==> inputs of build 97 <==
Design top, start of the top module:
module top(
    input logic clk,
    input logic rst,
    output logic    RGB_G,
    output logic    RGB_R,
    output logic    RGB_B
);
export LEC_CHECK = 0
export ABC_AREA = 1
export CAP_MARGIN = 20
export CORE_ASPECT_RATIO = 0.94
export CORE_MARGIN = 2
export CORE_UTILIZATION = 71
export CTS_CLUSTER_SIZE = 97
export SLEW_MARGIN = 20
export TNS_END_PERCENT = 75
create_clock -name core_clock -period 3.14 [get_ports {clk}]
run.sh (not shown) runs the stock make flow with config.mk's settings and CLKGATE_MAP_FILE=.
==> trial 83: changes against build 97 <==
==> flow/config.mk (replaced) <==
export PLATFORM = sky130hd
export DESIGN_NAME = top
export DESIGN_NICKNAME = top
export VERILOG_FILES = /design/flow/design.v
export SDC_FILE = /design/flow/constraint.sdc
export NUM_CORES = 4
export LEC_CHECK = 0
export CAP_MARGIN = 20
export CORE_MARGIN = 2
export CORE_UTILIZATION = 62
export CTS_CLUSTER_SIZE = 96
export SLEW_MARGIN = 20
==> flow/constraint.sdc (replaced) <==
create_clock -name core_clock -period 7.57 [get_ports {clk}]
set_input_delay 1.5140 -clock core_clock [delete_from_list [all_inputs] [get_ports {clk}]]
set_output_delay 1.5140 -clock core_clock [all_outputs]
set_load 0.01 [all_outputs]
==> build 91: changes against build 97 <==
==> flow/config.mk (replaced) <==
export PLATFORM = sky130hd
export DESIGN_NAME = top
export DESIGN_NICKNAME = top
export VERILOG_FILES = /design/flow/design.v
export SDC_FILE = /design/flow/constraint.sdc
export NUM_CORES = 4
export LEC_CHECK = 0
export ABC_AREA = 0
export CAP_MARGIN = 20
export CORE_MARGIN = 2
export CORE_UTILIZATION = 28
export GPL_TIMING_DRIVEN = 0
export HOLD_SLACK_MARGIN = 0.27
export MAX_ROUTING_LAYER = met4
export SETUP_SLACK_MARGIN = 2.48
export SLEW_MARGIN = 25
==> flow/constraint.sdc (replaced) <==
create_clock -name core_clock -period 10.0 [get_ports {clk}]
set_input_delay 2.0000 -clock core_clock [delete_from_list [all_inputs] [get_ports {clk}]]
set_output_delay 2.0000 -clock core_clock [all_outputs]
set_load 0.01 [all_outputs]
==> build 78: changes against build 97 <==
==> flow/config.mk (replaced) <==
export PLATFORM = sky130hd
export DESIGN_NAME = top
export DESIGN_NICKNAME = top
export VERILOG_FILES = /design/flow/design.v
export SDC_FILE = /design/flow/constraint.sdc
export NUM_CORES = 4
export LEC_CHECK = 0
export CAP_MARGIN = 20
export CORE_MARGIN = 2
export CORE_UTILIZATION = 72
export CTS_CLUSTER_SIZE = 77
export PLACE_DENSITY_LB_ADDON = 0.0
export SETUP_SLACK_MARGIN = 1.27
export SLEW_MARGIN = 20
export TNS_END_PERCENT = 5
==> flow/constraint.sdc (replaced) <==
create_clock -name core_clock -period 4.44 [get_ports {clk}]
set_input_delay 0.8880 -clock core_clock [delete_from_list [all_inputs] [get_ports {clk}]]
set_output_delay 0.8880 -clock core_clock [all_outputs]
set_load 0.01 [all_outputs]
==> qor summary <==
| quantity | build 91 | trial 83 | build 78 | build 97 |
|---|---|---|---|---|
| Status | timing/DRC/antenna clean | timing/DRC/antenna clean | timing/DRC/antenna clean | stopped before the end |
| Stage where the flow stopped | - | - | - | global routing |
| Critical hold path startpoint | u3.pwm_count[0]$_SDFF_PP0_ | u1.pwm_count[0]$_SDFF_PP0_ | u2.count[0]$_SDFF_PP0_ | - |
| Count of clock buffers in the final design | 97 | 92 | 91 | - |
| Logic cell area | 26,100 µm² | 26,100 µm² | 28,600 µm² | - |
| Proportion of cell area spent on the clock network | 5.15% | 5.31% | 4.20% | - |
| Shortest clock period the worst path allows after layout | 5.16 ns | 4.95 ns | 4.39 ns | - |
| Number of rows created at floorplan | 138 | 92 | 86 | 91 |
| Detailed-routing iteration count for the pre-antenna-repair pass | 6 | 6 | 8 | - |
| Leakage power summed over all cells | 19.9 nW | 19.7 nW | 20.0 nW | - |
| Slack of the critical path | 4.84 ns | 2.62 ns | 0.0522 ns | - |
| Tot Pwr | 4.91 mW | 6.44 mW | 10.3 mW | - |
| Reported net switching power | 1.11 mW | 1.41 mW | 2.31 mW | - |
| Highest clock rate | 0.194 GHz | 0.202 GHz | 0.228 GHz | - |
| Post-DR vias/cell | 4.59 | 5.43 | 5.84 | - |
| XOR/XNOR share of the synthesized area | 12.2% | 12.2% | 12.2% | 5.64% |
| Clock share of power | 51.3% | 51.2% | 47.6% | - |
| Register area | 11,500 µm² | 11,500 µm² | 11,600 µm² | - |
No activity file was given, so power comes from the tool's default toggle rates.
